JK:
// softmax_4
module softmax_4 (
    input wire clk,
    input wire reset,
    input wire start,
    input wire [15:0] in0, in1, in2, in3,     
    output reg [7:0] out0, out1, out2, out3, 
    output reg done
);
For scale: about 12000 cells after synthesis, roughly 100 I/O pins.
clock: 73.5 ns
lec_check: 0
cap_margin: 25
cell_pad_in_sites_global_placement: 1
core_aspect_ratio: 1.8
core_margin: 8
core_utilization: 48
cts_cluster_diameter: 397
cts_cluster_size: 100
gpl_timing_driven: 1
max_routing_layer: met4
min_routing_layer: met1
place_density_lb_addon: 0.24
slew_margin: 5
tns_end_percent: 10
run.sh (not shown) runs the stock make flow with config.mk's settings and CLKGATE_MAP_FILE=.
JK did not stop at any stage, and its layout met the timing, DRC and antenna checks.
#### Input delta (MS over JK)
- CTS_CLUSTER_DIAMETER no longer set, was 397
- CORE_MARGIN now 2, was 8
- CTS_CLUSTER_SIZE no longer set, was 100
- TNS_END_PERCENT no longer set, was 10
- CORE_UTILIZATION now 58, was 48
Findings:
Compared to JK, MS was floorplanned on a smaller die.
Static leakage: MS vs JK — no meaningful difference
Worst-case clock skew: MS vs JK, no meaningful difference
Note that the routed length on met2 recorded for JK amounts to 1.06 times the value seen in MS.
Area added between synthesis and finish on MS is down relative to JK.
Looking only at maximum buffer depth of the clock tree, and setting everything else aside, the lower value of MS and JK goes to MS.
Of MS and JK, the run reporting the higher global-route wire length before repair was JK.
MS vs JK, combinational power went up by about 1%.
MS completed end to end with timing, DRC and antenna clean.
Edits applied to the flow inputs when going from MS to AL:
- CAP_MARGIN changed from 25 to 20
- GPL_TIMING_DRIVEN removed (was 1)
- MAX_ROUTING_LAYER removed (was met4)
- CELL_PAD_IN_SITES_GLOBAL_PLACEMENT removed (was 1)
- CORE_ASPECT_RATIO removed (was 1.8)
- MIN_ROUTING_LAYER removed (was met1)
- SLEW_MARGIN changed from 5 to 20
- CORE_UTILIZATION changed from 58 to 70
- PLACE_DENSITY_LB_ADDON removed (was 0.24)
- the clock period (ns, I/O delays scaled along) changed from 73.5 to 46.3
--- outcome ---
- Post-synth tally of flip-flops with integrated enable came out exactly the same in AL and MS.
- On AL: cell area after placement is 24% higher than what MS gave.
- The die of AL is smaller than the one used in MS.
- Summary: with MS as the reference, HPWL after detailed placement in AL moved up by more than a quarter.
- In summary, MS completed successfully, with a layout that passed the timing, DRC and antenna checks.
- AL | ERROR | clock tree synthesis
- [compare] base=MS new=AL: number of instances in the placed design rose 2802, core area went down 18%, post-place setup slack lower.
Edits applied to the flow inputs when going from AL to TR:
- CTS_CLUSTER_SIZE: unset -> 36
- the clock period (ns, I/O delays scaled along): 46.3 -> 17.0
Notes after the runs:
TR got as far as clock tree synthesis, where a tool error ended the run. Comparing AL against TR, there is no change at all in async set-reset flop share out of synthesis. Reported for AL and TR, post-synthesis instance area turned out identical to the last digit. Per the comparison of TR with AL, post-synthesis adder-cell area fraction was more or less identical, instance count of the mapped netlist was more or less identical, die area was more or less identical, unique cell type count in the Yosys netlist was more or less identical. Compared TR vs AL, and global placement routability congestion is up in TR. Pre-CTS setup slack: TR vs AL down 28.93 ns. TR — cell area after placement about 1.2% higher, AL as reference. HPWL after detailed placement, TR vs AL: down slightly.
#### Input delta (PW over TR)
- SETUP_SLACK_MARGIN: unset -> 5.0
- CTS_CLUSTER_SIZE: 36 -> unset
- CORE_UTILIZATION: 70 -> 40
- the clock period (ns, I/O delays scaled along): 17.0 -> 57.9
- Summary of TR and PW: one run falls short of a clean finish, namely TR.
- TR did not finish: a tool error stopped it during clock tree synthesis.
- Lower placed wire-length estimate among TR and PW: PW
- Looking only at die outline width, and setting everything else aside, the lower value of TR and PW goes to TR.
- Relative to TR, PW degrades die size.
- Re simple-gate portion of the synthesized area: no difference whatsoever between PW and TR.
- Compared with TR, PW shows number of cell rows that has gone up by more than a quarter.

## oak
softmax_4 again, from the RTL that the note above started with.
Settings: LEC_CHECK=0, CAP_MARGIN=30, CELL_PAD_IN_SITES_DETAIL_PLACEMENT=2, CORE_MARGIN=2, CORE_UTILIZATION=40, CTS_CLUSTER_DIAMETER=390, MAX_ROUTING_LAYER=met4, PLACE_DENSITY=0.48, SLEW_MARGIN=20; clock period 49.7 ns.
Seen in the log of oak: DPL-0033 during detailed placement (3_5_place_dp), after which the run never completed.
diff inputs: oak => pine
==> flow/config.mk <==
export PLATFORM = sky130hd
export DESIGN_NAME = softmax_4
export DESIGN_NICKNAME = softmax_4
export VERILOG_FILES = /design/flow/design.v
export SDC_FILE = /design/flow/constraint.sdc
export NUM_CORES = 4
export LEC_CHECK = 0
export CAP_MARGIN = 20
export CORE_MARGIN = 2
export CORE_UTILIZATION = 57
export SLEW_MARGIN = 20
==> flow/constraint.sdc <==
create_clock -name core_clock -period 48.8 [get_ports {clk}]
set_input_delay 9.7600 -clock core_clock [delete_from_list [all_inputs] [get_ports {clk}]]
set_output_delay 9.7600 -clock core_clock [all_outputs]
set_load 0.01 [all_outputs]
Not one of oak and pine finished clean. The flow completed for pine, but it is not clean: the layout still shows setup timing. As far as cell area after synthesis goes, pine and oak are indistinguishable; the numbers are identical. Summary of pine over oak: chip width dropped 16%; fraction of the mapped netlist area in compound gates held. oak -> pine: count of instantiated cells in the yosys netlist delta 0, exact match. Number of cell rows, oak and pine, higher one = oak. On count of unique library cells instantiated by Yosys, pine tracks oak almost exactly. Standard cell core area on pine is ahead of oak. In the reports for oak and pine, the larger height of the die belongs to oak. pine against oak: number of enable flip-flop cells comparable, area of the chip now smaller. Starting density of the core: pine higher than oak.
Changes in birch relative to pine:
==> flow/constraint.sdc <==
create_clock -name core_clock -period 49.1 [get_ports {clk}]
set_input_delay 9.8200 -clock core_clock [delete_from_list [all_inputs] [get_ports {clk}]]
set_output_delay 9.8200 -clock core_clock [all_outputs]
set_load 0.01 [all_outputs]
Findings:
STATUS run=birch STAGES=ALL_DONE FINAL_CHECKS=FAILED CAUSE=setup timing. Path length in cells of the critical path delta for birch relative to pine: 8.3% higher. Summary of the comparison: arrival time at the worst endpoint is lower in birch, relative to pine. Lower detailed-routed wire length on met2 among pine and birch: pine. Count of mapped cells out of synthesis essentially unchanged between pine and birch. [birch] minimum clock period after layout fell 290 ps relative to pine. Diff pine -> birch: setup slack has increased, power share of the sequential group has remained practically unchanged.
#### Input delta (maple over birch)
-- flow/config.mk --
<<< birch, line 8
export CAP_MARGIN = 20
export CORE_MARGIN = 2
export CORE_UTILIZATION = 57
export SLEW_MARGIN = 20
>>> maple, line 8
export CAP_MARGIN = 20
export CORE_MARGIN = 2
export CORE_UTILIZATION = 63
export SLEW_MARGIN = 20
==> flow/constraint.sdc <==
create_clock -name core_clock -period 46.3 [get_ports {clk}]
set_input_delay 9.2600 -clock core_clock [delete_from_list [all_inputs] [get_ports {clk}]]
set_output_delay 9.2600 -clock core_clock [all_outputs]
set_load 0.01 [all_outputs]
==> comparison <==
From maple to birch, area fraction in and, or, nand and nor cells after synthesis did not move at all. Status: cell area after placement parity (birch, maple). What maple reported for number of setup buffers added after CTS has to be multiplied by 0.68 to get the figure for birch. Relative to birch, number of cell rows decreased by 7 in maple. In the tables for birch and maple, starting density of the core reads lower with birch. Final estimated routing congestion in global placement up about 1.3% in maple wrt birch. maple terminated abnormally: global routing (5_1_grt) reported GRT-0232. Where area of the core is concerned, birch is outperformed by maple. The die used by maple is smaller than the one used by birch.
Power figures rest on the tool's default switching activity, not on a simulated workload.
